==> flow/constraint.sdc <==
create_clock -name core_clock -period 3.7 [get_ports {clk}]
set_input_delay 0.7400 -clock core_clock [delete_from_list [all_inputs] [get_ports {clk}]]
set_output_delay 0.7400 -clock core_clock [all_outputs]
set_load 0.01 [all_outputs]
==> flow/run.sh <==
#!/bin/bash
# the make line also repeats each setting of config.mk as NAME=value (left out here)
make -C /OpenROAD-flow-scripts/flow DESIGN_CONFIG=/design/flow/config.mk WORK_HOME=/design/flow/orfs CLKGATE_MAP_FILE= finish
==> flow/config.mk <==
export PLATFORM = sky130hd
export DESIGN_NAME = synch_fifo
export DESIGN_NICKNAME = synch_fifo
export VERILOG_FILES = /design/flow/design.v
export SDC_FILE = /design/flow/constraint.sdc
export NUM_CORES = 4
export LEC_CHECK = 0
export CAP_MARGIN = 35
export CORE_MARGIN = 2
export CORE_UTILIZATION = 40
export CTS_CLUSTER_DIAMETER = 266
export GPL_ROUTABILITY_DRIVEN = 0
export HOLD_SLACK_MARGIN = 0.24
export MIN_ROUTING_LAYER = met2
export SETUP_SLACK_MARGIN = 0.03
export SLEW_MARGIN = 20
==> flow/design.v <==
`timescale 1ns / 1ps
module synch_fifo #(
    parameter   FIFO_WIDTH = 32,                       
    parameter   FIFO_DEPTH = 16,                       
    parameter   FIFO_PTR = 4                           
) (
    input       clk,                                   
    input       rst_n,                                 
    input       fifo_wren,                             
    input       fifo_rden,                             
    input       [FIFO_WIDTH-1:0] fifo_wrdata,          
    output reg  [FIFO_WIDTH-1:0] fifo_rddata,          
    output      fifo_full,                             
    output      fifo_empty,                            
    output      [FIFO_PTR:0] fifo_room_avail,          
    output      [FIFO_PTR:0] fifo_data_avail           
);
reg [FIFO_WIDTH-1:0] mem [0:FIFO_DEPTH-1];       
reg [FIFO_PTR-1:0] wr_ptr, rd_ptr;               
reg [FIFO_PTR:0] count;                          
assign fifo_data_avail = count;
assign fifo_full = (count == FIFO_DEPTH - 1);        
assign fifo_empty = (count == 0);                
assign fifo_room_avail = FIFO_DEPTH - count;
always @(posedge clk or negedge rst_n) begin
    if (!rst_n) begin
        wr_ptr <= 0;
        rd_ptr <= 0;
        count <= 0;
    end else begin
        if (fifo_wren && !fifo_full && !fifo_rden) begin
            mem[wr_ptr] <= fifo_wrdata;
            wr_ptr <= (wr_ptr + 1) % FIFO_DEPTH;
            count <= count + 1;
        end
        if (fifo_rden && !fifo_wren && !fifo_empty) begin
            fifo_rddata <= mem[rd_ptr];
            rd_ptr <= (rd_ptr + 1) % FIFO_DEPTH;
            count <= count - 1;
        end
        if (fifo_wren && fifo_rden && !fifo_full) begin
            if (fifo_empty)
                fifo_rddata <= fifo_wrdata;
            else begin
                mem[wr_ptr] <= fifo_wrdata;
                fifo_rddata <= mem[rd_ptr];
                wr_ptr <= wr_ptr + 1;
                rd_ptr <= rd_ptr + 1;
            end
        end
    end
end
endmodule
==> results of run 1 <==
layer usage:
metal	vias up	track usage
met5	-	0.0912
met1	7671	-
met2	7396	0.410
li1	7650	-
met3	763	0.461
met4	27	0.0613
area by class of cell:
cell class                      count  area (sq um)
Antenna cell                       26          65.1
Fill cell                        6093         37800
Inverter                           14          52.6
Tap cell                          940          1180
Clock buffer                       75          1600
Clock inverter                     38           289
Timing Repair Buffer              159          1610
Multi-Input combinational cell   1150         10500
Sequential cell                   557         16700
through the flow:
| step | setup slack [ns] | util | power, mW | instances | hold WS, ns |
|---|---|---|---|---|---|
| 3_5_place_dp | 0.474 | 0.430 | 18.1 | 2820 | 0.553 |
| 3_3_place_gp | 0.388 | 0.430 | 18.0 | 2820 | 0.543 |
| 2_1_floorplan | 0.367 | - | 14.4 | 1897 | 0.444 |
| 6_report | 0.128 | 0.458 | 24.6 | 2959 | 0.566 |
| 5_1_grt | 0.200 | 0.458 | 25.3 | 2958 | 0.580 |
| 4_1_cts | 0.445 | 0.457 | 24.0 | 2933 | 0.566 |
==> flow_summary.ini, run 1 <==
; yosys + openroad results
[sta]
final_hold_viol_count = 0
period_used_share = 0.965
finalSetupTns_ns = 0
setup_violations = 0
fmax_mhz = 280
worst_pin_slew_ns = 0.970
slew_violations = 0
period_needed_ns = 3.57
timing.slew.headroom = 0.337
worst_clock_skew_ns = 0.0256
rsz0062_at_grt = false

[critical_path]
crit_arrival_ns = 3.88
cp_top_family = AND-OR/OR-AND gates
endpoint_kind = register
r2r.worst_path.cells = 7
start_kind = register
cp.required_ns = 4.01
critPathMaxFanout = 44
crit_path_start = rd_ptr[0]
crit_chain = ha_4 -> nand2b_1 -> o22ai_1 -> a311o_1 -> a2111oi_0 -> buf_4 -> o21ai_0
path_class = reg2reg
slowest_stage = a2111oi_0
critical_path_depth = 7
cpPeakStageDelay_ns = 0.86
cp-endpoint = fifo_rddata[19]
crit_buf_inv = 1
reg2reg_to = fifo_rddata[19]
rrSetupSlack_ns = 0.13
regToRegStartpoint = rd_ptr[0]

[synth]
flop_cell = edfxtp_1
synth_cell_types = 69
yosys_area_sq_um = 28100
netlist.top_cell.by_area = edfxtp_1
synth_top_area_share = 0.582
synthTopLogicFamily = multiplexers
ys_cells = 1897
synth-async-reset-ratio = 0.0233
syn_area_sq_um = 28100
ys_sh_xor = 0.00405
ys_sh_mux = 0.228
synth.most_common_cell = edfxtp_1
yosys-top-cells-area = edfxtp_1, mux2_2, mux2i_1, a22oi_1, buf_2
synth_nets = 1945
avgSynthCellArea_sq_um = 14.8
postSynthCellCount = 1897
ys.flops = 557
compound_area_frac = 0.0914
edf_count = 544
yosys_warnings = 2
ys_seq_frac = 0.593
ys_sh_simple = 0.0430
adder_share = 0.00534
top_cells_by_count = edfxtp_1, mux2_2, buf_2, nand2_1, a22oi_1

[power_and_ir_drop]
top_power_group = combinational logic
peakVddDrop_uv = 540
swShare = 0.380
switching_power_mw = 9.32
power.density_nw_per_um2 = 769
p_seq_mw = 8.98
internal_power_mw = 15.2
power_leakage_nw = 10.8
clock_power_mw = 6.03
p_clk_frac = 0.245
p_comb_frac = 0.389
power_frac_seq = 0.365
powerComb_mw = 9.56

[hold_path]
hold_class = reg2reg
min_to = mem[7][15]
whs_path_depth = 1
min_from = mem[7][15]

[clock_network]
clock_path_buffers = 3
numCtsBuffers = 60
cts-resized-gates = 0
clk_latency_ns = 0.65
clk_pin_slew_ns = 0.06
cts-hold-fix-buffers = 0
tritoncts = done
clkSinkCount = 557
cts_htree_levels = 2
cts_setup_buffers = 0
root_buffer = clkbuf_16

[flow_run]
maxCapViolCount = 0
warnings = 35

[cells_and_area]
syn_to_final_growth_pct = 13.8
final_cell_area_sq_um = 32000
nets = 1990

[route]
wl_per_cell_microns = 28.5
wl_met1_microns = 0
dr.pass1.iters = 8
wl_met2_microns = 40600
met3_length_microns = 35700
wl_microns = 84300
ant_nets = 0
top_layer = met5
vias = 23500
routed_via_density = 7.94
drc = 0
drtIter0Drc = 4486

[placement]
numPortBuffers = 79
hpwl_microns = 46800
place_area_sq_um = 30000

[die]
fp.dieW_microns = 269
die_area_sq_um = 72400
initCoreUtil = 0.403
die_y_microns = 269
coreArea_sq_um = 69800
io_pins = 80
rows = 97

[grt]
grt_overflow = 0
antenna_found_initial = 3
grt_max_degree = 96
grt_use_total = 0.343
grt_pass1_vias = 26200
grt_pass1_wl_microns = 122000

[status]
status = no timing/DRC/antenna violations
==> run 2, diff against run 1 <==
Settings changed: CAP_MARGIN 35 to 15, CTS_CLUSTER_DIAMETER 266 to default, HOLD_SLACK_MARGIN 0.24 to default, MIN_ROUTING_LAYER met2 to default, SETUP_SLACK_MARGIN 0.03 to default.
Clock period 3.7 ns to 10.0 ns, I/O delays scaled along.
==> run 2 against run 1 <==
Critical path type is now in2reg. Critical endpoint is now mem[13][9]. Critical path depth is 2 lower. Design area is 2.2% lower. Utilization is 1.0 points lower. Largest power group is now sequential cells. Routed wire length is 5.3% lower.
==> flow_summary.ini, run 2 <==
; yosys + openroad results
[status]
status = no timing/DRC/antenna violations

[synth]
ys_sh_simple = 0.0430
ys_sh_mux = 0.228
ys_sh_xor = 0.00405
top_cells_by_count = edfxtp_1, mux2_2, buf_2, nand2_1, a22oi_1
adder_share = 0.00534
compound_area_frac = 0.0914
synth_top_area_share = 0.582
synth_nets = 1945
netlist.top_cell.by_area = edfxtp_1
yosys_warnings = 2
synth_cell_types = 69
avgSynthCellArea_sq_um = 14.8
ys_seq_frac = 0.593
edf_count = 544
ys.flops = 557
flop_cell = edfxtp_1
synthTopLogicFamily = multiplexers
yosys-top-cells-area = edfxtp_1, mux2_2, mux2i_1, a22oi_1, buf_2
synth.most_common_cell = edfxtp_1
synth-async-reset-ratio = 0.0233
ys_cells = 1897
yosys_area_sq_um = 28100
postSynthCellCount = 1897
syn_area_sq_um = 28100

[critical_path]
r2r.worst_path.cells = 6
critical_path_depth = 5
slowest_stage = nand4_4
cp-endpoint = mem[13][9]
crit_buf_inv = 1
endpoint_kind = register
regToRegStartpoint = rd_ptr[3]
crit_arrival_ns = 5.22
cp_top_family = simple AND/OR/NAND/NOR gates
reg2reg_to = fifo_rddata[4]
cp.required_ns = 10.36
crit_chain = clkdlybuf4s50_1 -> nand2_1 -> a21oi_4 -> nand4_4 -> mux2_1
crit_path_start = fifo_wren
path_class = in2reg
start_kind = primary input
rrSetupSlack_ns = 5.71
critPathMaxFanout = 32
cpPeakStageDelay_ns = 1.00

[placement]
dpl_worst_slack_ns = 4.53
numPortBuffers = 79
hpwl_microns = 41500

[route]
wl_met1_microns = 34100
wl_per_cell_microns = 27.7
top_layer = met4
drc = 0
dr.pass1.iters = 5
drtIter0Drc = 1982
vias = 17400
wl_met2_microns = 38400
wl_microns = 79800
routed_via_density = 6.05
met3_length_microns = 5260
ant_nets = 0

[clock_network]
root_buffer = clkbuf_16
clk_pin_slew_ns = 0.06
tritoncts = done
cts_setup_buffers = 0
clkSinkCount = 557
clk_latency_ns = 0.62
cts-resized-gates = 0
cts_htree_levels = 2
clock_path_buffers = 3
cts-hold-fix-buffers = 0
numCtsBuffers = 59

[power_and_ir_drop]
peakVddDrop_uv = 139
top_power_group = sequential cells
clock_power_mw = 2.12
p_comb_frac = 0.368
swShare = 0.363
powerComb_mw = 3.18
power.density_nw_per_um2 = 277
p_clk_frac = 0.246
power_leakage_nw = 10.5
power_frac_seq = 0.386
switching_power_mw = 3.13
internal_power_mw = 5.51
p_seq_mw = 3.34

[hold_path]
min_from = mem[0][21]
min_to = mem[0][21]
whs_path_depth = 1
hold_class = reg2reg

[sta]
final_hold_viol_count = 0
fmax_mhz = 206
period_used_share = 0.486
setup_violations = 0
finalSetupTns_ns = 0
period_needed_ns = 4.86
worst_pin_slew_ns = 1.14
slew_violations = 0
worst_clock_skew_ns = 0.0154
rsz0062_at_grt = false
worst_slack_ns = 5.14
timing.slew.headroom = 0.238
holdWs_ns = 0.567

[grt]
grt_use_total = 0.221
grt_pass1_wl_microns = 118000
grt_max_degree = 138
grt_pass1_vias = 17600
grt_overflow = 0
antenna_found_initial = 3

[die]
coreArea_sq_um = 69800
rows = 97
die_area_sq_um = 72400
fp.dieW_microns = 269
initCoreUtil = 0.403
io_pins = 80
die_y_microns = 269

[cells_and_area]
syn_to_final_growth_pct = 11.3
nets = 1938

[flow_run]
warnings = 37
maxCapViolCount = 0
## run 2: final cells by class
type / count / area (sq um)
fill: 6153 / 38500
sequential: 557 / 16700
multi-input combinational: 1150 / 10500
clock buffer: 82 / 1610
tap: 940 / 1180
timing repair buffer: 108 / 1030
clock inverter: 28 / 218
inverter: 14 / 52.6
antenna: 1 / 2.50
## run 2: metrics by stage
stage | cells | instance area [sq um] | util | power [mW]
2_1_floorplan | 1897 | 28100 | - | 5.31
3_3_place_gp | 2769 | 29400 | 0.422 | 6.51
3_5_place_dp | 2769 | 29400 | 0.422 | 6.55
4_1_cts | 2879 | 31300 | 0.448 | 8.68
5_1_grt | 2880 | 31300 | 0.448 | 9.02
6_report | 2880 | 31300 | 0.448 | 8.64
## run 2: routing by layer
layer	track usage	up-vias
li1	-	7589
met2	0.366	619
met4	0.0613	0
met3	0.0391	122
met1	0.298	9107
met5	0	-
==> run 3, diff against run 2 <==
Settings changed: CAP_MARGIN 15 to 20, CORE_UTILIZATION 40 to 61, CTS_CLUSTER_SIZE from default to 90, GPL_ROUTABILITY_DRIVEN 0 to default.
Clock period 10.0 ns to 8.56 ns, I/O delays scaled along.
==> run 3 against run 2 <==
Synthesized cell count unchanged. Critical path depth increased by 2. Critical path type is now reg2reg. Routed wire length decreased by 5.3%. Still clean on timing, DRC and antenna. Final cell count shrank 12%.
==> flow_summary.ini, run 3 <==
; yosys + openroad results
[critical_path]
critPathMaxFanout = 59
cp_top_family = AND-OR/OR-AND gates
r2r.worst_path.cells = 7
cpPeakStageDelay_ns = 0.82
endpoint_kind = register
critical_path_depth = 7
crit_arrival_ns = 4.95
start_kind = register
rrSetupSlack_ns = 3.93
crit_chain = inv_1 -> ha_4 -> buf_4 -> a2111o_1 -> nand2_4 -> a2111oi_0 -> nor2_1
cp.required_ns = 8.88
crit_buf_inv = 2
path_class = reg2reg
slowest_stage = ha_4
regToRegStartpoint = rd_ptr[1]
cp-endpoint = fifo_rddata[29]
crit_path_start = rd_ptr[1]
reg2reg_to = fifo_rddata[29]

[synth]
synthTopLogicFamily = multiplexers
ys_sh_simple = 0.0430
adder_share = 0.00534
synth-async-reset-ratio = 0.0233
compound_area_frac = 0.0914
yosys-top-cells-area = edfxtp_1, mux2_2, mux2i_1, a22oi_1, buf_2
yosys_warnings = 2
postSynthCellCount = 1897
flop_cell = edfxtp_1
syn_area_sq_um = 28100
synth.most_common_cell = edfxtp_1
netlist.top_cell.by_area = edfxtp_1
edf_count = 544
ys_cells = 1897
synth_cell_types = 69
synth_top_area_share = 0.582
ys.flops = 557
synth_nets = 1945
ys_seq_frac = 0.593
ys_sh_mux = 0.228
ys_sh_xor = 0.00405
top_cells_by_count = edfxtp_1, mux2_2, buf_2, nand2_1, a22oi_1
avgSynthCellArea_sq_um = 14.8
yosys_area_sq_um = 28100

[cells_and_area]
nets = 1934
syn_to_final_growth_pct = 9.50
finalNonFillerCells = 2531
final_cell_area_sq_um = 30800

[power_and_ir_drop]
p_comb_frac = 0.370
internal_power_mw = 6.37
swShare = 0.359
switching_power_mw = 3.56
p_clk_frac = 0.242
powerComb_mw = 3.68
top_power_group = sequential cells
p_total_mw = 9.93
power.density_nw_per_um2 = 323
p_seq_mw = 3.85
power_frac_seq = 0.387
peakVddDrop_uv = 288
power_leakage_nw = 10.4
clock_power_mw = 2.41

[sta]
period_used_share = 0.541
setup_violations = 0
holdWs_ns = 0.568
rsz0062_at_grt = false
period_needed_ns = 4.63
worst_pin_slew_ns = 1.12
finalSetupTns_ns = 0
worst_clock_skew_ns = 0.0191
final_hold_viol_count = 0
slew_violations = 0
fmax_mhz = 216
timing.slew.headroom = 0.252

[die]
coreArea_sq_um = 45400
die_area_sq_um = 47800
fp.dieW_microns = 219
die_y_microns = 219
initCoreUtil = 0.619
io_pins = 80
rows = 78

[flow_run]
maxCapViolCount = 0
warnings = 37

[grt]
grt_use_total = 0.317
grt_max_degree = 174
grt_overflow = 0
antenna_found_initial = 1
grt_pass1_vias = 17000
grt_pass1_wl_microns = 111000

[route]
wl_microns = 75500
antenna_cells = 0
ant_nets = 0
drc = 0
wl_per_cell_microns = 29.8
routed_via_density = 6.91
dr.pass1.iters = 7
drtIter0Drc = 2113
vias = 17500

[hold_path]
whs_path_depth = 1
min_from = mem[4][7]
min_to = mem[4][7]
hold_class = reg2reg

[placement]
gp_congestion = 0.753
hpwl_microns = 39600
place_area_sq_um = 29000
numPortBuffers = 79
dp_cells = 2427

[clock_network]
clk_pin_slew_ns = 0.06
clock_path_buffers = 3
numCtsBuffers = 57
cts_setup_buffers = 0
cts-hold-fix-buffers = 0
tritoncts = done
clk_latency_ns = 0.62
root_buffer = clkbuf_16
cts-resized-gates = 0
clkSinkCount = 557
cts_htree_levels = 2

[status]
status = no timing/DRC/antenna violations
## run 3: stage by stage
stage / utilization / setup slack [ns]
floorplan: - / 3.39
global placement: 0.639 / 3.53
detailed placement: 0.639 / 3.49
CTS: 0.678 / 4.04
global route: 0.678 / 3.89
finish: 0.678 / 3.93
## run 3: per-layer routing
metal | routed length [microns] | track usage | vias up | share of wire
met4 | 1870 | 0.0812 | 2 | 0.025
li1 | - | - | 7585 | -
met3 | 6530 | 0.0533 | 118 | 0.086
met2 | 35700 | 0.505 | 797 | 0.47
met5 | 13 | 0 | - | 0.00017
met1 | 31400 | 0.456 | 8982 | 0.42
## run 3: area by class of cell
type                       instances  area, sq um
clock buffer                      72         1560
clock inverter                    32          216
fill                            3226        14600
inverter                          14         52.6
multi-input combinational       1150        10500
sequential                       557        16700
tap                              600          751
timing repair buffer             106         1010
==> run 4, diff against run 3 <==
Settings changed: CAP_MARGIN 20 to 30, CELL_PAD_IN_SITES_GLOBAL_PLACEMENT from default to 2, CORE_MARGIN 2 to 6, CORE_UTILIZATION 61 to 70, CTS_CLUSTER_DIAMETER from default to 316, CTS_CLUSTER_SIZE 90 to 85, GPL_ROUTABILITY_DRIVEN from default to 0, GPL_TIMING_DRIVEN from default to 0, SETUP_SLACK_MARGIN from default to -0.29, SLEW_MARGIN 20 to 5, TNS_END_PERCENT from default to 100.
Clock period 8.56 ns to 10.0 ns, I/O delays scaled along.
==> run 4 against run 3 <==
The flow now stops in global placement without I/O. Synthesized area did not move. Synthesized cell count unchanged. Die area is 5.7% lower.
==> flow_summary.ini, run 4 <==
; physical design summary
[status]
status = did not finish
stop_stage = global placement without I/O
error_line = [ERROR GPL-0301] Utilization 105.691 % exceeds 100%.

[synth]
yosys-top-cells-area = edfxtp_1, mux2_2, mux2i_1, a22oi_1, buf_2
flop_cell = edfxtp_1
ys_sh_mux = 0.228
ys_sh_xor = 0.00405
postSynthCellCount = 1897
synth-async-reset-ratio = 0.0233
syn_area_sq_um = 28100
ys_cells = 1897
netlist.top_cell.by_area = edfxtp_1
top_cells_by_count = edfxtp_1, mux2_2, buf_2, nand2_1, a22oi_1
compound_area_frac = 0.0914
yosys_warnings = 2
ys_seq_frac = 0.593
ys_sh_simple = 0.0430
yosys_area_sq_um = 28100
adder_share = 0.00534
synth_nets = 1945
avgSynthCellArea_sq_um = 14.8
synthTopLogicFamily = multiplexers
edf_count = 544
synth_top_area_share = 0.582
ys.flops = 557
synth.most_common_cell = edfxtp_1
synth_cell_types = 69

[die]
rows = 72
fp.dieW_microns = 212
coreArea_sq_um = 39100
die_area_sq_um = 45100
initCoreUtil = 0.719
die_y_microns = 212
==> run 5, diff against run 4 <==
Settings changed: CAP_MARGIN 30 to 10, CELL_PAD_IN_SITES_DETAIL_PLACEMENT from default to 1, CELL_PAD_IN_SITES_GLOBAL_PLACEMENT 2 to default, CORE_UTILIZATION 70 to 47, CTS_CLUSTER_DIAMETER 316 to default, CTS_CLUSTER_SIZE 85 to 26, GPL_ROUTABILITY_DRIVEN 0 to default, GPL_TIMING_DRIVEN 0 to default, HOLD_SLACK_MARGIN from default to -0.1, MAX_ROUTING_LAYER from default to met5, PLACE_DENSITY_LB_ADDON from default to 0.01, SETUP_SLACK_MARGIN -0.29 to default, SLEW_MARGIN 5 to 35, TNS_END_PERCENT 100 to default.
Clock period 10.0 ns to 6.06 ns, I/O delays scaled along.
==> run 5 against run 4 <==
The run now finishes clean. Synthesized area is the same. Die area is 46% higher. Synthesized cell count did not move.
==> flow_summary.ini, run 5 <==
; yosys + openroad results
[hold_path]
min_to = mem[0][21]
whs_path_depth = 1
hold_class = reg2reg
min_from = mem[0][21]

[clock_network]
root_buffer = clkbuf_16
cts_setup_buffers = 0
cts-resized-gates = 0
clk_latency_ns = 0.60
clk_pin_slew_ns = 0.06
numCtsBuffers = 66
cts_htree_levels = 3
tritoncts = done
cts-hold-fix-buffers = 0
clkSinkCount = 557
clock_path_buffers = 3

[synth]
edf_count = 544
netlist.top_cell.by_area = edfxtp_1
synth_nets = 1945
ys_sh_simple = 0.0430
flop_cell = edfxtp_1
ys.flops = 557
ys_seq_frac = 0.593
ys_cells = 1897
synthTopLogicFamily = multiplexers
synth-async-reset-ratio = 0.0233
synth_top_area_share = 0.582
synth_cell_types = 69
top_cells_by_count = edfxtp_1, mux2_2, buf_2, nand2_1, a22oi_1
adder_share = 0.00534
compound_area_frac = 0.0914
ys_sh_mux = 0.228
ys_sh_xor = 0.00405
synth.most_common_cell = edfxtp_1
avgSynthCellArea_sq_um = 14.8
yosys_warnings = 2
yosys_area_sq_um = 28100
postSynthCellCount = 1897
syn_area_sq_um = 28100
yosys-top-cells-area = edfxtp_1, mux2_2, mux2i_1, a22oi_1, buf_2

[power_and_ir_drop]
peakVddDrop_uv = 289
p_clk_frac = 0.250
internal_power_mw = 9.22
clock_power_mw = 3.64
switching_power_mw = 5.34
power_leakage_nw = 10.7
power.density_nw_per_um2 = 463
p_comb_frac = 0.373
p_total_mw = 14.6
swShare = 0.367
top_power_group = sequential cells
p_seq_mw = 5.49
power_frac_seq = 0.377
powerComb_mw = 5.44

[placement]
dp_cells = 2616
numPortBuffers = 79
gp_congestion = 0.728
place_area_sq_um = 29500
hpwl_microns = 47700

[critical_path]
cp-endpoint = fifo_rddata[20]
crit_arrival_ns = 4.20
start_kind = register
reg2reg_to = fifo_rddata[20]
cp.required_ns = 6.38
path_class = reg2reg
critPathMaxFanout = 32
crit_buf_inv = 1
endpoint_kind = register
regToRegStartpoint = rd_ptr[3]
crit_chain = or2_4 -> a2111oi_4 -> nand2_2 -> buf_4 -> o22ai_1 -> a31oi_1
cp_top_family = simple AND/OR/NAND/NOR gates
crit_path_start = rd_ptr[3]
r2r.worst_path.cells = 6
cpPeakStageDelay_ns = 0.86
slowest_stage = a2111oi_4
rrSetupSlack_ns = 2.18
critical_path_depth = 6

[route]
vias = 17600
wl_microns = 84900
dr.pass1.iters = 5
routed_via_density = 6.45
ant_nets = 0
antenna_cells = 0
wl_per_cell_microns = 31.1
drc = 0
drtIter0Drc = 1462

[sta]
timing.slew.headroom = 0.359
worst_clock_skew_ns = 0.0207
finalSetupTns_ns = 0
final_hold_viol_count = 0
fmax_mhz = 257
period_needed_ns = 3.88
setup_violations = 0
slew_violations = 0
worst_pin_slew_ns = 0.960
rsz0062_at_grt = false
period_used_share = 0.641

[cells_and_area]
syn_to_final_growth_pct = 12.0
nets = 1959
fillers = 5503
finalNonFillerCells = 2732
final_cell_area_sq_um = 31500

[status]
status = no timing/DRC/antenna violations

[grt]
grt_pass1_vias = 18600
use_met2 = 0.419
grt_max_degree = 142
grt_overflow = 0
use_met1 = 0.355
antenna_found_initial = 0
grt_pass1_wl_microns = 126000
grtUsageMet3 = 0.0347
grt_use_total = 0.252
grt.busiest_layer = met2

[die]
rows = 89
die_area_sq_um = 65800
fp.dieW_microns = 256
die_y_microns = 256
io_pins = 80
initCoreUtil = 0.476
coreArea_sq_um = 59000

[flow_run]
warnings = 39
maxCapViolCount = 0
[run 5: stage by stage]
step	hold slack, ns	setup slack, ns	util
finish	0.562	2.18	0.533
global route	0.581	2.17	0.533
CTS	0.569	2.18	0.533
detailed placement	0.556	1.88	0.501
global placement	0.547	1.41	0.496
floorplan	0.527	1.29	-
[run 5: metal layers]
metal | vias up | part of all wire
met5 | - | 0
met4 | 0 | 0.022
met3 | 125 | 0.045
met2 | 444 | 0.49
met1 | 9409 | 0.45
li1 | 7637 | -
[run 5: cell type report]
cell class | instances | area (sq um) | share of cell area
clock buffers | 89 | 1800 | 0.0573
clock inverters | 27 | 119 | 0.00378
inverters | 14 | 53.8 | 0.00171
multi-input cells | 1150 | 10500 | 0.334
flip-flops and latches | 557 | 16700 | 0.530
well taps | 773 | 967 | 0.0307
repair buffers | 122 | 1350 | 0.0429
==> run 6, diff against run 5 <==
Settings changed: ABC_AREA from default to 0, CAP_MARGIN 10 to 25, CELL_PAD_IN_SITES_GLOBAL_PLACEMENT from default to 2, CORE_MARGIN 6 to 2, CORE_UTILIZATION 47 to 42, CTS_CLUSTER_DIAMETER from default to 168, CTS_CLUSTER_SIZE 26 to default, HOLD_SLACK_MARGIN -0.1 to default, MAX_ROUTING_LAYER met5 to default, MIN_ROUTING_LAYER from default to met2, PLACE_DENSITY_LB_ADDON 0.01 to 0.16, SETUP_SLACK_MARGIN from default to 0.28, SLEW_MARGIN 35 to 20, TNS_END_PERCENT from default to 40.
Clock period 6.06 ns to 4.17 ns, I/O delays scaled along.
==> run 6 against run 5 <==
Still clean. Sequential share of layout area decreased by 0.64 points. Utilization down 5.0 points. Count of clock-buffer cells in the layout shrank 6. Routed wire length is 5.1% higher. Sequential power is 47% higher. Critical path type unchanged.
==> flow_summary.ini, run 6 <==
; yosys + openroad results
[synth]
ys.flops = 557
netlist.top_cell.by_area = edfxtp_1
edf_count = 544
adder_share = 0.00534
ys_seq_frac = 0.593
flop_cell = edfxtp_1
ys_sh_simple = 0.0430
synth_cell_types = 69
ys_sh_mux = 0.228
ys_cells = 1897
ys_sh_xor = 0.00405
synth-async-reset-ratio = 0.0233
avgSynthCellArea_sq_um = 14.8
yosys_warnings = 2
yosys-top-cells-area = edfxtp_1, mux2_2, mux2i_1, a22oi_1, buf_2
synth.most_common_cell = edfxtp_1
synth_top_area_share = 0.582
synth_nets = 1945
yosys_area_sq_um = 28100
syn_area_sq_um = 28100
postSynthCellCount = 1897
compound_area_frac = 0.0914
top_cells_by_count = edfxtp_1, mux2_2, buf_2, nand2_1, a22oi_1
synthTopLogicFamily = multiplexers

[cells_and_area]
fin_util = 0.483
fillers = 6356
syn_to_final_growth_pct = 13.4
final_cell_area_sq_um = 31900
nets = 1991
finalNonFillerCells = 2867

[grt]
antenna_found_initial = 2
grt_max_degree = 88
grt_pass1_vias = 27600
grt_overflow = 0
grt_use_total = 0.378
grt_pass1_wl_microns = 130000

[critical_path]
cp_top_family = simple AND/OR/NAND/NOR gates
slowest_stage = dfrtp_4
reg2reg_to = fifo_rddata[4]
crit_buf_inv = 1
cpPeakStageDelay_ns = 0.93
cp-endpoint = fifo_rddata[4]
crit_path_start = rd_ptr[2]
crit_chain = nand2b_1 -> buf_4 -> a221oi_1 -> nor3_1 -> nor4_1 -> nor2_1
cp.required_ns = 4.49
regToRegStartpoint = rd_ptr[2]
rrSetupSlack_ns = 0.83
start_kind = register
path_class = reg2reg
endpoint_kind = register
critPathMaxFanout = 40
critical_path_depth = 6
r2r.worst_path.cells = 6
crit_arrival_ns = 3.66

[hold_path]
hold_class = reg2reg
whs_path_depth = 1
min_to = mem[4][16]
min_from = mem[4][16]

[clock_network]
clk_latency_ns = 0.62
clock_path_buffers = 3
numCtsBuffers = 66
root_buffer = clkbuf_16
cts_setup_buffers = 0
clk_pin_slew_ns = 0.06
tritoncts = done
cts-hold-fix-buffers = 0
cts_htree_levels = 3
clkSinkCount = 557
cts-resized-gates = 0

[sta]
setup_violations = 0
finalSetupTns_ns = 0
final_hold_viol_count = 0
rsz0062_at_grt = false
holdWs_ns = 0.569
period_needed_ns = 3.34
timing.slew.headroom = 0.266
worst_pin_slew_ns = 1.10
slew_violations = 0
period_used_share = 0.801
worst_clock_skew_ns = 0.0250
fmax_mhz = 299
worst_slack_ns = 0.829

[die]
coreArea_sq_um = 66000
fp.dieW_microns = 263
die_area_sq_um = 69000
die_y_microns = 263
io_pins = 80
rows = 94
initCoreUtil = 0.426

[route]
routed_via_density = 8.17
drc = 0
wl_per_cell_microns = 31.1
wl_microns = 89300
drtIter0Drc = 3438
vias = 23400
ant_nets = 0
dr.pass1.iters = 7

[power_and_ir_drop]
internal_power_mw = 13.6
p_clk_frac = 0.251
powerComb_mw = 8.52
power_leakage_nw = 10.8
p_comb_frac = 0.385
peakVddDrop_uv = 368
swShare = 0.384
power.density_nw_per_um2 = 695
clock_power_mw = 5.56
p_seq_mw = 8.06
power_frac_seq = 0.364
top_power_group = combinational logic
switching_power_mw = 8.50
p_total_mw = 22.1

[placement]
gp_congestion = 0.751
place_area_sq_um = 29800
dp_cells = 2739
hpwl_microns = 49700
dpl_worst_slack_ns = 0.829
numPortBuffers = 79

[status]
status = no timing/DRC/antenna violations

[flow_run]
maxCapViolCount = 0
warnings = 33
-- run 6: metal layers --
metal  GRT usage  up-vias  share of wire
met5       0.145        -         0.0092
met4      0.0747       29          0.062
met3       0.523      549           0.43
met2       0.432     7569           0.50
met1           -     7650              0
li1            -     7632              -
-- run 6: final cells by class --
cell class / instances / area [sq um] / share of cell area
Sequential cell: 557 / 16700 / 0.523
Tap cell: 864 / 1080 / 0.0339
Antenna cell: 14 / 35.0 / 0.00110
Clock inverter: 31 / 190 / 0.00597
Timing Repair Buffer: 154 / 1540 / 0.0484
Inverter: 14 / 52.6 / 0.00165
Multi-Input combinational cell: 1150 / 10500 / 0.330
Clock buffer: 83 / 1780 / 0.0559
==> run 7, diff against run 6 <==
Settings changed: ABC_AREA 0 to default, CELL_PAD_IN_SITES_DETAIL_PLACEMENT 1 to 2, CELL_PAD_IN_SITES_GLOBAL_PLACEMENT 2 to default, CORE_MARGIN 2 to 4, CORE_UTILIZATION 42 to 60, CTS_CLUSTER_DIAMETER 168 to 283, GPL_ROUTABILITY_DRIVEN from default to 1, GPL_TIMING_DRIVEN from default to 1, MAX_ROUTING_LAYER from default to met5, PLACE_DENSITY_LB_ADDON 0.16 to 0.09, SETUP_SLACK_MARGIN 0.28 to default, TNS_END_PERCENT 40 to 55.
Clock period 4.17 ns to 4.16 ns, I/O delays scaled along.
==> run 7 against run 6 <==
The flow now stops in detailed placement. Die area down 27%. Synthesized cell count unchanged. Synthesized area unchanged.
==> flow_summary.ini, run 7 <==
; physical design summary
[synth]
edf_count = 544
adder_share = 0.00534
synthTopLogicFamily = multiplexers
synth_cell_types = 69
top_cells_by_count = edfxtp_1, mux2_2, buf_2, nand2_1, a22oi_1
yosys_area_sq_um = 28100
synth-async-reset-ratio = 0.0233
yosys-top-cells-area = edfxtp_1, mux2_2, mux2i_1, a22oi_1, buf_2
ys_sh_mux = 0.228
compound_area_frac = 0.0914
netlist.top_cell.by_area = edfxtp_1
ys.flops = 557
ys_cells = 1897
flop_cell = edfxtp_1
syn_area_sq_um = 28100
synth_nets = 1945
synth.most_common_cell = edfxtp_1
avgSynthCellArea_sq_um = 14.8
yosys_warnings = 2
ys_sh_xor = 0.00405
ys_seq_frac = 0.593
ys_sh_simple = 0.0430
synth_top_area_share = 0.582
postSynthCellCount = 1897

[placement]
numPortBuffers = 79
gp_congestion = 0.794

[die]
die_area_sq_um = 50300
fp.dieW_microns = 224
coreArea_sq_um = 46500
io_pins = 80
rows = 79
die_y_microns = 224
initCoreUtil = 0.605

[status]
stop_stage = detailed placement
error_line = [ERROR DPL-0033] detailed placement checks failed during check placement.
status = did not finish
[run 7: per-stage QoR]
step / total power, mW / worst slack (ns) / area, sq um / cells / hold slack (ns)
floorplan: 12.8 / 0.265 / 28100 / 1897 / 0.527
global placement: 15.6 / 0.752 / 29500 / 2476 / 0.541
==> run 8, diff against run 7 <==
Settings changed: ABC_AREA from default to 1, CAP_MARGIN 25 to 35, CELL_PAD_IN_SITES_DETAIL_PLACEMENT 2 to default, CORE_ASPECT_RATIO from default to 0.91, CORE_MARGIN 4 to 2, CORE_UTILIZATION 60 to 72, CTS_CLUSTER_DIAMETER 283 to 194, CTS_CLUSTER_SIZE from default to 14, GPL_ROUTABILITY_DRIVEN 1 to default, GPL_TIMING_DRIVEN 1 to default, MAX_ROUTING_LAYER met5 to default, MIN_ROUTING_LAYER met2 to default, PLACE_DENSITY from default to 0.42, PLACE_DENSITY_LB_ADDON 0.09 to default, SETUP_SLACK_MARGIN from default to 0.37, TNS_END_PERCENT 55 to default.
Clock period 4.16 ns to 2.76 ns, I/O delays scaled along.
==> run 8 against run 7 <==
The run now finishes clean. Die area shrank 21%. Synthesized area shrank 2.5%. Synthesized cell count grew 63%.
==> flow_summary.ini, run 8 <==
; yosys + openroad results
[status]
status = no timing/DRC/antenna violations

[power_and_ir_drop]
p_total_mw = 30.5
p_seq_mw = 12.4
clock_power_mw = 6.09
p_clk_frac = 0.200
power.density_nw_per_um2 = 965
power_frac_seq = 0.408
switching_power_mw = 12.0
swShare = 0.392
p_comb_frac = 0.392
powerComb_mw = 12.0
internal_power_mw = 18.5
peakVddDrop_uv = 831
power_leakage_nw = 13.9
top_power_group = sequential cells

[synth]
compound_area_frac = 0.0972
synthTopLogicFamily = simple AND/OR/NAND/NOR gates
top_cells_by_count = nand2_1, edfxtp_1, o21ai_0, nor2_1, clkbuf_1
ys_sh_xor = 0.00288
synth_nets = 3148
synth_top_area_share = 0.597
flop_cell = edfxtp_1
postSynthCellCount = 3100
ys_cells = 3100
ys.flops = 557
yosys_area_sq_um = 27400
synth-async-reset-ratio = 0.0233
netlist.top_cell.by_area = edfxtp_1
yosys_warnings = 2
ys_sh_mux = 0
avgSynthCellArea_sq_um = 8.83
synth.most_common_cell = nand2_1
ys_seq_frac = 0.608
syn_area_sq_um = 27400
ys_sh_simple = 0.242
adder_share = 0.00548
yosys-top-cells-area = edfxtp_1, nand2_1, o21ai_0, nor2_1, nand3_1
edf_count = 544
synth_cell_types = 29

[sta]
worst_clock_skew_ns = 0.0263
worst_slack_ns = 0.256
timing.slew.headroom = 0.499
slew_violations = 0
period_needed_ns = 2.50
worst_pin_slew_ns = 0.749
period_used_share = 0.907
fmax_mhz = 399
finalSetupTns_ns = 0
setup_violations = 0
rsz0062_at_grt = true
final_hold_viol_count = 0

[route]
ant_nets = 0
drtIter0Drc = 4459
drc = 0
routed_via_density = 6.58
dr.pass1.iters = 8
vias = 24400
wl_per_cell_microns = 25.1
wl_microns = 93100

[clock_network]
clock_path_buffers = 3
clk_latency_ns = 0.60
numCtsBuffers = 45
cts_htree_levels = 2
root_buffer = clkbuf_16
tritoncts = done
clk_pin_slew_ns = 0.07
clkSinkCount = 557
cts-hold-fix-buffers = 0

[placement]
dp_cells = 3572
gp_congestion = 0.897
dpl_worst_slack_ns = 0.124
hpwl_microns = 49000
numPortBuffers = 79

[grt]
grt_use_total = 0.419
antenna_found_initial = 4
grt_pass1_vias = 22200
grt_pass1_wl_microns = 126000
grt_overflow = 0
grt_max_degree = 73

[critical_path]
rrSetupSlack_ns = 0.26
cp_top_family = buffers and inverters
critical_path_depth = 13
regToRegStartpoint = count[1]
endpoint_kind = register
slowest_stage = dfrtp_1
path_class = reg2reg
crit_arrival_ns = 2.88
cp-endpoint = mem[12][19]
crit_path_start = count[1]
crit_buf_inv = 4
critPathMaxFanout = 16
start_kind = register
reg2reg_to = mem[12][19]
cpPeakStageDelay_ns = 0.37
r2r.worst_path.cells = 13
cp.required_ns = 3.13
crit_chain = inv_2 -> ha_4 -> nand2_2 -> nor2_1 -> ha_2 -> nand2_2 -> nand3_4 -> buf_12 -> nor2_4 -> buf_12 -> nand2_8 -> clkbuf_16 -> o21ai_0

[cells_and_area]
register_area_sq_um = 16700
syn_to_final_growth_pct = 15.4
nets = 3244
logic_area_sq_um = 9850
finalNonFillerCells = 3709
fillers = 2067
fin_util = 0.838

[hold_path]
hold_class = in2async

[die]
rows = 68
die_area_sq_um = 39600
io_pins = 80
coreArea_sq_um = 37700
fp.dieW_microns = 208
die_y_microns = 190
initCoreUtil = 0.727

[flow_run]
maxCapViolCount = 0
warnings = 37
## run 8: timing repair
item / 4_1_cts / 5_1_grt
gates resized: 26 / 83
cloned: 3 / 20
setup buffers: 15 / 29
setup endpoints to repair: 365 / 366
pin swaps: 6 / 11
## run 8: layout make-up
class,count,share of cell area
Antenna cell,4,0.000317
Clock buffer,64,0.0392
Clock inverter,2,0.000436
Inverter,106,0.0130
Multi-Input combinational cell,2248,0.312
Sequential cell,557,0.528
Tap cell,490,0.0194
Timing Repair Buffer,238,0.0884
## run 8: through the flow
step	hold WS [ns]	area [sq um]
after floorplan	0.256	27400
after global placement	0.525	29100
after detailed placement	0.533	29200
after CTS	0.287	30700
after global routing	0.307	31600
final	0.323	31600
## run 8: metal layers
metal	part of all wire	vias up	GRT usage
met5	0.00073	-	0.00739
li1	-	10500	-
met3	0.18	543	0.103
met4	0.073	6	0.189
met2	0.43	2286	0.648
met1	0.32	11100	0.568
==> run 9, diff against run 8 <==
Settings changed: CAP_MARGIN 35 to 20, CORE_ASPECT_RATIO 0.91 to default, CTS_CLUSTER_DIAMETER 194 to 200, CTS_CLUSTER_SIZE 14 to 15, PLACE_DENSITY 0.42 to default, SETUP_SLACK_MARGIN 0.37 to 0.36.
Clock period 2.76 ns to 2.75 ns, I/O delays scaled along.
==> run 9 against run 8 <==
Critical path type unchanged. Largest power group unchanged. Global-route usage up 0.50 points. Die area about the same. Clock skew down 0.0045 ns. Register-to-register slack better by 0.03 ns. Count of clock-buffer cells in the layout down 3. Hold slack better by 0.028 ns. Combinational power about the same. Sequential share of layout area up 0.77 points. Non-clock buffer count down 10. Total power up 0.23%. Critical path depth up 2. Utilization down 0.97 points.
==> flow_summary.ini, run 9 <==
; yosys + openroad results
[power_and_ir_drop]
power.density_nw_per_um2 = 982
clock_power_mw = 5.92
peakVddDrop_uv = 955
switching_power_mw = 11.8
p_total_mw = 30.6
power_frac_seq = 0.408
powerComb_mw = 12.2
p_comb_frac = 0.398
p_clk_frac = 0.194
top_power_group = sequential cells
internal_power_mw = 18.8
p_seq_mw = 12.5
swShare = 0.386
power_leakage_nw = 13.7

[synth]
synth.most_common_cell = nand2_1
synthTopLogicFamily = simple AND/OR/NAND/NOR gates
ys_sh_simple = 0.242
ys_sh_xor = 0.00288
ys_cells = 3100
edf_count = 544
ys_seq_frac = 0.608
synth_nets = 3148
yosys_warnings = 2
synth-async-reset-ratio = 0.0233
synth_cell_types = 29
compound_area_frac = 0.0972
netlist.top_cell.by_area = edfxtp_1
ys.flops = 557
yosys_area_sq_um = 27400
avgSynthCellArea_sq_um = 8.83
yosys-top-cells-area = edfxtp_1, nand2_1, o21ai_0, nor2_1, nand3_1
postSynthCellCount = 3100
ys_sh_mux = 0
flop_cell = edfxtp_1
syn_area_sq_um = 27400
synth_top_area_share = 0.597
top_cells_by_count = nand2_1, edfxtp_1, o21ai_0, nor2_1, clkbuf_1
adder_share = 0.00548

[critical_path]
cpPeakStageDelay_ns = 0.40
crit_path_start = rd_ptr[1]
cp-endpoint = fifo_rddata[7]
cp_top_family = simple AND/OR/NAND/NOR gates
crit_top_cell = nand2_1
critical_path_depth = 15
path_class = reg2reg
crit_arrival_ns = 2.80
start_kind = register
crit_chain = inv_1 -> ha_1 -> clkinvlp_4 -> buf_4 -> nor2_4 -> buf_12 -> buf_4 -> nand2_1 -> nand2_1 -> nor2_1 -> nand2_1 -> nor2_4 -> nand2_1 -> nand2_1 -> nand2_1
cp.required_ns = 3.09
reg2reg_to = fifo_rddata[7]
slowest_stage = dfrtp_1
rrSetupSlack_ns = 0.29
r2r.worst_path.cells = 15
critPathMaxFanout = 6
endpoint_kind = register
regToRegStartpoint = rd_ptr[1]
crit_buf_inv = 5

[die]
die_y_microns = 199
fp.dieW_microns = 199
io_pins = 80
die_area_sq_um = 39600
initCoreUtil = 0.729
rows = 71
coreArea_sq_um = 37600

[route]
dr.pass1.iters = 8
drtIter0Drc = 3550
vias = 23700
wl_per_cell_microns = 22.7
drc = 0
wl_microns = 84200
routed_via_density = 6.37
ant_nets = 0

[clock_network]
tritoncts = done
clk_latency_ns = 0.58
clkSinkCount = 557
clock_path_buffers = 3
root_buffer = clkbuf_16
clk_pin_slew_ns = 0.08
cts-hold-fix-buffers = 0
numCtsBuffers = 43
cts_htree_levels = 2

[flow_run]
maxCapViolCount = 0
warnings = 37

[grt]
grt_overflow = 0
grt_pass1_vias = 22000
grt_max_degree = 91
grt_use_total = 0.424
grt_pass1_wl_microns = 125000
antenna_found_initial = 1

[cells_and_area]
fin_util = 0.828
register_area_sq_um = 16700
logic_area_sq_um = 9820
syn_to_final_growth_pct = 13.7
nets = 3234
fillers = 2310

[placement]
gp_congestion = 0.898
hpwl_microns = 48100
numPortBuffers = 79

[sta]
slew_violations = 0
worst_clock_skew_ns = 0.0218
setup_violations = 0
period_needed_ns = 2.46
rsz0062_at_grt = true
fmax_mhz = 406
timing.slew.headroom = 0.482
worst_pin_slew_ns = 0.775
period_used_share = 0.896
final_hold_viol_count = 0

[status]
status = no timing/DRC/antenna violations

[hold_path]
hold_class = in2async
==> run 9: area by class of cell <==
cell class | instances | area share
clock buffer | 61 | 0.0381
timing repair buffer | 228 | 0.0771
clock inverter | 1 | 0.000523
sequential | 557 | 0.535
inverter | 106 | 0.0131
multi-input combinational | 2250 | 0.315
tap | 511 | 0.0205
antenna | 1 | 0.0000804
==> run 9: layer usage <==
metal | track usage | up-vias | routed length [microns]
li1 | - | 10500 | -
met5 | 0 | - | 0
met4 | 0.208 | 0 | 4730
met1 | 0.569 | 10900 | 28800
met3 | 0.0988 | 373 | 12900
met2 | 0.656 | 1943 | 37800
==> run 9: stage by stage <==
stage	hold WS, ns	setup WS [ns]	setup TNS [ns]	cells	cell area, sq um
finish	0.352	0.287	0	3715	31100
global route	0.357	0.218	0	3714	31100
CTS	0.325	0.224	0	3679	30700
detailed placement	0.522	-0.0138	-0.0138	3589	29100
global placement	0.522	0.0722	0	3589	29100
floorplan	0.254	0.398	0	3100	27400
==> run 9: what timing repair did <==
item | in CTS | in global routing
gates cloned | 5 | 1
resized | 30 | 43
setup buffers | 23 | 34
pin swaps | 3 | 15
setup endpoints to repair | 386 | 231
==> run 10, diff against run 9 <==
Settings changed: ABC_AREA 1 to default, CTS_CLUSTER_DIAMETER 200 to default, HOLD_SLACK_MARGIN from default to -0.09, SETUP_SLACK_MARGIN 0.36 to 0.42.
Clock period 2.75 ns to 2.79 ns, I/O delays scaled along.
==> run 10 against run 9 <==
Sequential share of layout area shrank 3.3 points. Worst setup slack lost 0.051 ns. Synthesized cell count decreased by 39%. Sequential power down 5%. Final cell count shrank 30%. Global-route usage shrank 2.9 points. Total power grew 11%. Combinational power up 22%. Critical endpoint is now mem[15][7]. Largest cell class unchanged. Highest routed layer is now met5.
==> flow_summary.ini, run 10 <==
; yosys + openroad results
[status]
status = no timing/DRC/antenna violations

[clock_network]
cts-hold-fix-buffers = 0
cts_htree_levels = 2
tritoncts = done
clk_latency_ns = 0.62
numCtsBuffers = 56
root_buffer = clkbuf_16
clock_path_buffers = 3
clkSinkCount = 557
clk_pin_slew_ns = 0.06

[synth]
synthTopLogicFamily = multiplexers
ys_sh_mux = 0.228
top_cells_by_count = edfxtp_1, mux2_2, buf_2, nand2_1, a22oi_1
synth_top_area_share = 0.582
ys_sh_xor = 0.00405
yosys-top-cells-area = edfxtp_1, mux2_2, mux2i_1, a22oi_1, buf_2
ys_sh_simple = 0.0430
ys_cells = 1897
avgSynthCellArea_sq_um = 14.8
synth-async-reset-ratio = 0.0233
yosys_area_sq_um = 28100
netlist.top_cell.by_area = edfxtp_1
edf_count = 544
postSynthCellCount = 1897
adder_share = 0.00534
compound_area_frac = 0.0914
flop_cell = edfxtp_1
synth_cell_types = 69
ys.flops = 557
synth.most_common_cell = edfxtp_1
synth_nets = 1945
ys_seq_frac = 0.593
syn_area_sq_um = 28100
yosys_warnings = 2

[placement]
hpwl_microns = 45800
gp_congestion = 0.867
numPortBuffers = 79

[route]
wl_per_cell_microns = 32.0
ant_nets = 0
wl_microns = 83500
drc = 0
antenna_cells = 0
vias = 19400
dr.pass1.iters = 6
routed_via_density = 7.43
drtIter0Drc = 2796

[die]
die_y_microns = 202
die_area_sq_um = 40600
coreArea_sq_um = 38600
rows = 72
io_pins = 80
fp.dieW_microns = 202
initCoreUtil = 0.729

[critical_path]
critPathMaxFanout = 32
cp.required_ns = 3.14
r2r.worst_path.cells = 10
slowest_stage = dfrtp_1
cpPeakStageDelay_ns = 0.42
crit_path_start = count[1]
cp_top_family = buffers and inverters
crit_arrival_ns = 2.90
regToRegStartpoint = count[1]
start_kind = register
crit_buf_inv = 4
reg2reg_to = mem[15][7]
crit_chain = inv_4 -> ha_4 -> nor3b_4 -> ha_4 -> buf_6 -> a21oi_4 -> buf_12 -> nand4_1 -> buf_12 -> mux2_2
critical_path_depth = 10
endpoint_kind = register
rrSetupSlack_ns = 0.24
path_class = reg2reg
cp-endpoint = mem[15][7]

[sta]
slew_violations = 0
final_hold_viol_count = 0
setup_violations = 0
finalSetupTns_ns = 0
worst_pin_slew_ns = 0.815
period_needed_ns = 2.55
timing.slew.headroom = 0.455
worst_clock_skew_ns = 0.0207
fmax_mhz = 392
rsz0062_at_grt = true
period_used_share = 0.915

[power_and_ir_drop]
clock_power_mw = 7.19
top_power_group = combinational logic
p_seq_mw = 11.9
power_leakage_nw = 11.7
internal_power_mw = 21.5
power.density_nw_per_um2 = 1020
peakVddDrop_uv = 900
power_frac_seq = 0.350
p_comb_frac = 0.438
swShare = 0.367
p_clk_frac = 0.212
powerComb_mw = 14.9
switching_power_mw = 12.4

[cells_and_area]
register_area_sq_um = 16700
fin_util = 0.861
fillers = 1831
syn_to_final_growth_pct = 18.1
nets = 2096
logic_area_sq_um = 11000

[grt]
antenna_found_initial = 2
grt_pass1_wl_microns = 119000
grt_use_total = 0.395
grt_max_degree = 130
grt_overflow = 0
grt_pass1_vias = 19000

[flow_run]
maxCapViolCount = 0
warnings = 42

[hold_path]
hold_class = in2async
[run 10: area by class of cell]
cell class | instances | share of cell area
inverters | 14 | 0.00173
flip-flops and latches | 557 | 0.502
well taps | 518 | 0.0195
multi-input cells | 1150 | 0.331
clock inverters | 34 | 0.00622
clock buffers | 71 | 0.0452
repair buffers | 269 | 0.0944
[run 10: per-layer routing]
layer	track usage	up-vias	routed length [microns]	share of wire
li1	-	7920	-	-
met1	0.538	9703	29100	0.35
met2	0.624	1483	39200	0.47
met3	0.0739	303	10800	0.13
met5	0	-	10	0.00012
met4	0.181	2	4420	0.053
[run 10: repair_timing]
action,in CTS,in global routing
gates cloned,2,5
endpoints found under the setup margin,493,489
pin swaps,20,23
resized,50,94
setup buffers,36,24
[run 10: through the flow]
stage | hold slack (ns) | power (mW) | cell area (sq um) | worst slack [ns] | std cells
6_report | 0.0885 | 33.9 | 33200 | 0.236 | 2613
5_1_grt | 0.117 | 34.7 | 33200 | 0.235 | 2613
4_1_cts | 0.0950 | 32.3 | 32400 | 0.338 | 2584
3_5_place_dp | 0.550 | 24.3 | 30100 | 0.136 | 2441
3_3_place_gp | 0.542 | 24.0 | 30100 | 0.186 | 2441
2_1_floorplan | 0.262 | 19.1 | 28200 | 0.147 | 1897
==> run 11, diff against run 10 <==
Settings changed: ABC_AREA from default to 0, CORE_UTILIZATION 72 to 68, CTS_CLUSTER_DIAMETER from default to 29, CTS_CLUSTER_SIZE 15 to 36, HOLD_SLACK_MARGIN -0.09 to default, SETUP_SLACK_MARGIN 0.42 to 1.87.
Clock period 2.79 ns to 6.53 ns, I/O delays scaled along.
==> run 11 against run 10 <==
Total power is 51% lower. Synthesized area unchanged. Highest routed layer is now met4. Design area grew 0.82%. Largest cell class unchanged. Global-route usage shrank 3.5 points. Still clean on timing, DRC and antenna. Sequential power shrank 57%. Critical path type is now in2reg. Register-to-register slack better by 2.5 ns. Non-clock buffer count is 162 lower. Critical path depth shrank 4. Via count down 4.2%.
==> flow_summary.ini, run 11 <==
; yosys + openroad results
[power_and_ir_drop]
peakVddDrop_uv = 451
internal_power_mw = 11.1
power.density_nw_per_um2 = 496
top_power_group = the clock network
switching_power_mw = 5.46
power_frac_seq = 0.308
p_clk_frac = 0.399
p_comb_frac = 0.293
p_total_mw = 16.6
powerComb_mw = 4.86
swShare = 0.329
power_leakage_nw = 11.8
clock_power_mw = 6.62
p_seq_mw = 5.12

[synth]
synthTopLogicFamily = multiplexers
yosys_area_sq_um = 28100
synth_top_area_share = 0.582
ys.flops = 557
edf_count = 544
top_cells_by_count = edfxtp_1, mux2_2, buf_2, nand2_1, a22oi_1
synth_cell_types = 69
ys_sh_mux = 0.228
avgSynthCellArea_sq_um = 14.8
ys_seq_frac = 0.593
synth.most_common_cell = edfxtp_1
compound_area_frac = 0.0914
yosys-top-cells-area = edfxtp_1, mux2_2, mux2i_1, a22oi_1, buf_2
netlist.top_cell.by_area = edfxtp_1
syn_area_sq_um = 28100
postSynthCellCount = 1897
yosys_warnings = 2
ys_cells = 1897
ys_sh_xor = 0.00405
ys_sh_simple = 0.0430
adder_share = 0.00534
synth_nets = 1945
synth-async-reset-ratio = 0.0233
flop_cell = edfxtp_1

[die]
initCoreUtil = 0.688
die_area_sq_um = 43000
io_pins = 80
coreArea_sq_um = 40800
die_y_microns = 207
rows = 74
fp.dieW_microns = 207

[critical_path]
cp_top_family = simple AND/OR/NAND/NOR gates
path_class = in2reg
crit_buf_inv = 2
endpoint_kind = register
critical_path_depth = 6
crit_chain = clkdlybuf4s50_1 -> nand2_1 -> a21oi_4 -> buf_16 -> nand4_4 -> mux2_1
r2r.worst_path.cells = 8
crit_arrival_ns = 4.28
rrSetupSlack_ns = 2.71
cpPeakStageDelay_ns = 0.84
regToRegStartpoint = count[1]
crit_path_start = fifo_wren
cp.required_ns = 6.97
critPathMaxFanout = 32
reg2reg_to = mem[13][9]
cp-endpoint = mem[13][9]
start_kind = primary input
slowest_stage = nand4_4

[route]
wl_per_cell_microns = 29.8
antenna_cells = 0
routed_via_density = 7.15
wl_microns = 77500
drc = 0
ant_nets = 0
vias = 18600
dr.pass1.iters = 6
drtIter0Drc = 2556

[hold_path]
min_to = mem[7][17]
hold_class = reg2reg
whs_path_depth = 1
min_from = mem[7][17]

[sta]
setup_violations = 0
slew_violations = 0
final_hold_viol_count = 0
rsz0062_at_grt = false
period_used_share = 0.587
worst_clock_skew_ns = 0.0210
timing.slew.headroom = 0.254
period_needed_ns = 3.83
finalSetupTns_ns = 0
worst_pin_slew_ns = 1.12
fmax_mhz = 261

[placement]
gp_congestion = 0.765
hpwl_microns = 38500
numPortBuffers = 79

[clock_network]
root_buffer = clkbuf_16
clk_pin_slew_ns = 0.05
cts_setup_buffers = 0
clk_latency_ns = 0.71
cts_htree_levels = 4
numCtsBuffers = 131
clock_path_buffers = 3
cts-hold-fix-buffers = 0
clkSinkCount = 557
tritoncts = done
cts-resized-gates = 0

[flow_run]
warnings = 42
maxCapViolCount = 0

[cells_and_area]
nets = 2009
fin_util = 0.819
fillers = 2231
syn_to_final_growth_pct = 19.1

[grt]
grt_pass1_vias = 18600
grt_overflow = 0
grt_max_degree = 174
grt_use_total = 0.359
antenna_found_initial = 0
grt_pass1_wl_microns = 116000

[status]
status = no timing/DRC/antenna violations
==> run 11: per-layer routing <==
| metal | wire length (microns) | vias to the layer above | track usage | share of wire |
|---|---|---|---|---|
| met5 | 0 | - | 0 | 0 |
| met4 | 2230 | 0 | 0.142 | 0.029 |
| met3 | 7850 | 163 | 0.0734 | 0.10 |
| met2 | 37200 | 1136 | 0.562 | 0.48 |
| met1 | 30300 | 9509 | 0.499 | 0.39 |
| li1 | - | 7795 | - | - |
==> run 11: area by class of cell <==
| class | count | area, sq um | area share |
|---|---|---|---|
| timing repair buffer | 107 | 1060 | 0.0318 |
| sequential | 557 | 16700 | 0.498 |
| tap | 532 | 666 | 0.0199 |
| clock buffer | 148 | 3430 | 0.102 |
| clock inverter | 93 | 1070 | 0.0321 |
| multi-input combinational | 1150 | 10500 | 0.314 |
| inverter | 14 | 52.6 | 0.00157 |
==> run 11: stage by stage <==
stage / area [sq um] / setup WS (ns) / hold WS [ns] / cells
2_1_floorplan: 28100 / 2.64 / 0.527 / 1897
3_3_place_gp: 28900 / 1.79 / 0.539 / 2359
3_5_place_dp: 28900 / 1.77 / 0.556 / 2359
4_1_cts: 33400 / 2.45 / 0.567 / 2600
5_1_grt: 33500 / 2.56 / 0.576 / 2601
6_report: 33500 / 2.70 / 0.563 / 2601
==> run 12, diff against run 11 <==
Settings changed: ABC_AREA 0 to default, CORE_UTILIZATION 68 to 56, CTS_CLUSTER_DIAMETER 29 to default, CTS_CLUSTER_SIZE 36 to default, PLACE_DENSITY_LB_ADDON from default to 0.01, SETUP_SLACK_MARGIN 1.87 to 1.5, TNS_END_PERCENT from default to 5.
Clock period 6.53 ns to 5.22 ns, I/O delays scaled along.
==> run 12 against run 11 <==
Hold slack better by 0.00068 ns. Synthesized cell count is the same. Largest power group is now sequential cells. Critical path type is now reg2out. Non-clock buffer count increased by 13. Still clean on timing, DRC and antenna. Largest cell class unchanged. Worst setup slack lost 1.0 ns. Flip-flop count unchanged. Critical path depth down 1.
==> flow_summary.ini, run 12 <==
; yosys + openroad results
[clock_network]
cts_htree_levels = 2
clk_latency_ns = 0.63
clkSinkCount = 557
cts-resized-gates = 0
clk_pin_slew_ns = 0.06
cts-hold-fix-buffers = 0
clock_path_buffers = 3
tritoncts = done
numCtsBuffers = 61
cts_setup_buffers = 0
root_buffer = clkbuf_16

[route]
antenna_cells = 0
wl_microns = 78700
drtIter0Drc = 2197
routed_via_density = 6.76
wl_per_cell_microns = 30.0
vias = 17700
ant_nets = 0
dr.pass1.iters = 5
drc = 0

[cells_and_area]
nets = 1952
register_area_sq_um = 16700
logic_area_sq_um = 10500
fin_util = 0.623
syn_to_final_growth_pct = 10.6
fillers = 3901

[flow_run]
warnings = 40
maxCapViolCount = 0

[synth]
ys_cells = 1897
yosys_area_sq_um = 28100
ys.flops = 557
synthTopLogicFamily = multiplexers
synth.most_common_cell = edfxtp_1
flop_cell = edfxtp_1
ys_sh_xor = 0.00405
edf_count = 544
postSynthCellCount = 1897
adder_share = 0.00534
top_cells_by_count = edfxtp_1, mux2_2, buf_2, nand2_1, a22oi_1
synth_nets = 1945
yosys-top-cells-area = edfxtp_1, mux2_2, mux2i_1, a22oi_1, buf_2
synth-async-reset-ratio = 0.0233
netlist.top_cell.by_area = edfxtp_1
syn_area_sq_um = 28100
compound_area_frac = 0.0914
ys_seq_frac = 0.593
ys_sh_simple = 0.0430
synth_top_area_share = 0.582
avgSynthCellArea_sq_um = 14.8
ys_sh_mux = 0.228
yosys_warnings = 2
synth_cell_types = 69

[sta]
period_used_share = 0.677
holdWs_ns = 0.564
finalSetupTns_ns = 0
worst_pin_slew_ns = 1.03
setup_violations = 0
worst_slack_ns = 1.69
final_hold_viol_count = 0
slew_violations = 0
period_needed_ns = 3.53
rsz0062_at_grt = true
worst_clock_skew_ns = 0.0198
fmax_mhz = 283
timing.slew.headroom = 0.313

[power_and_ir_drop]
switching_power_mw = 5.99
power.density_nw_per_um2 = 533
swShare = 0.362
p_comb_frac = 0.368
clock_power_mw = 4.07
internal_power_mw = 10.6
peakVddDrop_uv = 391
top_power_group = sequential cells
power_leakage_nw = 10.5
p_clk_frac = 0.246
p_seq_mw = 6.39
powerComb_mw = 6.09
power_frac_seq = 0.386

[critical_path]
crit_top_cell = ha_1
crit_arrival_ns = 2.49
r2r.worst_path.cells = 9
cp-endpoint = fifo_empty
crit_path_start = count[0]
path_class = reg2out
critical_path_depth = 5
cpPeakStageDelay_ns = 0.58
crit_chain = inv_1 -> ha_1 -> nor3b_1 -> ha_1 -> clkdlybuf4s50_1
slowest_stage = clkdlybuf4s50_1
cp.required_ns = 4.18
cp_top_family = buffers and inverters
reg2reg_to = mem[10][2]
critPathMaxFanout = 8
start_kind = register
crit_buf_inv = 2
rrSetupSlack_ns = 1.91
endpoint_kind = output port
regToRegStartpoint = count[0]

[grt]
grt_pass1_wl_microns = 117000
grt_pass1_vias = 17600
antenna_found_initial = 1
grt_use_total = 0.301
grt_max_degree = 179
grt_overflow = 0

[die]
initCoreUtil = 0.563
io_pins = 80
coreArea_sq_um = 49900
fp.dieW_microns = 228
die_y_microns = 228
die_area_sq_um = 52000
rows = 82

[hold_path]
hold_class = reg2reg
whs_path_depth = 1
min_to = mem[0][21]
min_from = mem[0][21]

[placement]
hpwl_microns = 41800
gp_congestion = 0.758
dpl_worst_slack_ns = 1.07
numPortBuffers = 79

[status]
status = no timing/DRC/antenna violations
==> run 12: cell type report <==
| class | instances | area share |
|---|---|---|
| Sequential cell | 557 | 0.536 |
| Clock inverter | 21 | 0.00455 |
| Clock buffer | 88 | 0.0544 |
| Timing Repair Buffer | 120 | 0.0375 |
| Inverter | 14 | 0.00169 |
| Tap cell | 672 | 0.0271 |
| Multi-Input combinational cell | 1150 | 0.338 |
==> run 12: metal layers <==
metal | track usage | share of wire | vias up
li1 | - | - | 7609
met1 | 0.440 | 0.44 | 9296
met4 | 0.0656 | 0.017 | 0
met2 | 0.490 | 0.48 | 722
met5 | 0 | 0 | -
met3 | 0.0334 | 0.070 | 97
==> run 12: per-stage QoR <==
step                instance area (sq um)  power (mW)  cells
finish                              31100        16.5   2622
global route                        31100        17.2   2622
CTS                                 31000        16.5   2620
detailed placement                  29200        12.5   2511
global placement                    29200        12.4   2511
floorplan                           28100        10.2   1897
==> run 13, diff against run 12 <==
Settings changed: ABC_AREA from default to 1, CORE_UTILIZATION 56 to 72, CTS_CLUSTER_DIAMETER from default to 246, PLACE_DENSITY_LB_ADDON 0.01 to 0.14, SETUP_SLACK_MARGIN 1.5 to 0.37, TNS_END_PERCENT 5 to default.
Clock period 5.22 ns to 2.76 ns, I/O delays scaled along.
==> run 13 against run 12 <==
Still clean on timing, DRC and antenna. Die area shrank 24%. Utilization grew 22 points. Synthesized cell count grew 63%. Flip-flop count is the same. Clock skew is essentially flat. Routed wire length grew 18%. Non-clock buffer count grew 116. Final cell count grew 44%. Clock power grew 78%. Design area grew 2.2%. Register-to-register slack lost 1.7 ns. Largest cell class unchanged. Highest routed layer unchanged.
==> flow_summary.ini, run 13 <==
; yosys + openroad results
[grt]
grt_use_total = 0.447
grt_overflow = 0
grt_pass1_vias = 23500
grt_max_degree = 86
antenna_found_initial = 0
grt_pass1_wl_microns = 132000

[sta]
slew_violations = 0
period_needed_ns = 2.59
worst_slack_ns = 0.165
period_used_share = 0.940
final_hold_viol_count = 0
worst_clock_skew_ns = 0.0203
timing.slew.headroom = 0.493
holdWs_ns = 0.363
worst_pin_slew_ns = 0.758
fmax_mhz = 385
setup_violations = 0
rsz0062_at_grt = true

[hold_path]
min_to = mem[15][26]
min_from = rst_n
hold_class = in2reg
whs_path_depth = 1

[route]
wl_microns = 93000
top_layer = met4
routed_via_density = 6.59
wl_met1_microns = 28600
drc = 0
vias = 24800
drtIter0Drc = 4261
dr.pass1.iters = 9
wl_per_cell_microns = 24.7
wl_met2_microns = 40000
met3_length_microns = 16200
ant_nets = 0

[die]
die_y_microns = 199
rows = 71
initCoreUtil = 0.729
die_area_sq_um = 39600
io_pins = 80
fp.dieW_microns = 199
coreArea_sq_um = 37600

[clock_network]
cts_htree_levels = 2
clkSinkCount = 557
tritoncts = done
cts-hold-fix-buffers = 0
root_buffer = clkbuf_16
clk_latency_ns = 0.62
numCtsBuffers = 56
clk_pin_slew_ns = 0.07
clock_path_buffers = 3

[power_and_ir_drop]
top_power_group = sequential cells
p_total_mw = 32.0
power_leakage_nw = 14.0
switching_power_mw = 12.4
peakVddDrop_uv = 809
internal_power_mw = 19.6
p_comb_frac = 0.384
p_seq_mw = 12.5
p_clk_frac = 0.226
power_frac_seq = 0.390
swShare = 0.388
clock_power_mw = 7.24
powerComb_mw = 12.3
power.density_nw_per_um2 = 1010

[cells_and_area]
fillers = 2004
syn_to_final_growth_pct = 16.0
finalNonFillerCells = 3764
nets = 3254

[synth]
synth.most_common_cell = nand2_1
synth_top_area_share = 0.597
top_cells_by_count = nand2_1, edfxtp_1, o21ai_0, nor2_1, clkbuf_1
yosys-top-cells-area = edfxtp_1, nand2_1, o21ai_0, nor2_1, nand3_1
postSynthCellCount = 3100
adder_share = 0.00548
ys_sh_xor = 0.00288
synth_cell_types = 29
yosys_warnings = 2
synthTopLogicFamily = simple AND/OR/NAND/NOR gates
yosys_area_sq_um = 27400
avgSynthCellArea_sq_um = 8.83
ys_cells = 3100
edf_count = 544
synth_nets = 3148
syn_area_sq_um = 27400
netlist.top_cell.by_area = edfxtp_1
ys_sh_simple = 0.242
compound_area_frac = 0.0972
ys_sh_mux = 0
ys.flops = 557
flop_cell = edfxtp_1
synth-async-reset-ratio = 0.0233
ys_seq_frac = 0.608

[critical_path]
cp-endpoint = mem[15][12]
reg2reg_to = mem[15][12]
endpoint_kind = register
cp_top_family = simple AND/OR/NAND/NOR gates
crit_top_cell = nand2_2
cp.required_ns = 3.11
critical_path_depth = 11
critPathMaxFanout = 42
crit_path_start = count[1]
start_kind = register
crit_arrival_ns = 2.94
crit_buf_inv = 2
rrSetupSlack_ns = 0.17
regToRegStartpoint = count[1]
crit_chain = inv_2 -> ha_4 -> nand2_2 -> nor2_2 -> ha_2 -> nand2_2 -> nand3_4 -> nor2_4 -> nand2_2 -> buf_12 -> o21ai_0
path_class = reg2reg
cpPeakStageDelay_ns = 0.51
slowest_stage = o21ai_0
r2r.worst_path.cells = 11

[placement]
dp_cells = 3593
dpl_worst_slack_ns = -0.0259
gp_congestion = 0.875
numPortBuffers = 79
hpwl_microns = 50200

[flow_run]
maxCapViolCount = 0
warnings = 35

[status]
status = no timing/DRC/antenna violations
-- run 13: cell type report --
type	count	area, sq um	share of cell area
diodes	3	7.51	0.000236
clock buffers	78	1510	0.0474
clock inverters	24	169	0.00532
inverters	106	415	0.0131
multi-input cells	2249	9820	0.309
flip-flops and latches	557	16700	0.525
well taps	511	639	0.0201
repair buffers	236	2550	0.0802
-- run 13: metal layers --
layer,vias to the layer above,track usage
li1,10500,-
met5,-,0
met4,0,0.306
met2,2370,0.676
met3,631,0.122
met1,11300,0.566
-- run 13: through the flow --
| stage | utilization | area [sq um] | setup TNS (ns) |
|---|---|---|---|
| floorplan | - | 27400 | 0 |
| global placement | 0.776 | 29200 | 0 |
| detailed placement | 0.776 | 29200 | -0.164 |
| CTS | 0.833 | 31300 | 0 |
| global route | 0.845 | 31800 | 0 |
| finish | 0.845 | 31800 | 0 |
-- run 13: what timing repair did --
item / in CTS / in global routing
pin swaps: 13 / 11
endpoints found under the setup margin: 510 / 325
setup buffers: 35 / 19
gates cloned: 4 / 8
gates resized: 39 / 47
No activity file was given, so power comes from the tool's default toggle rates.
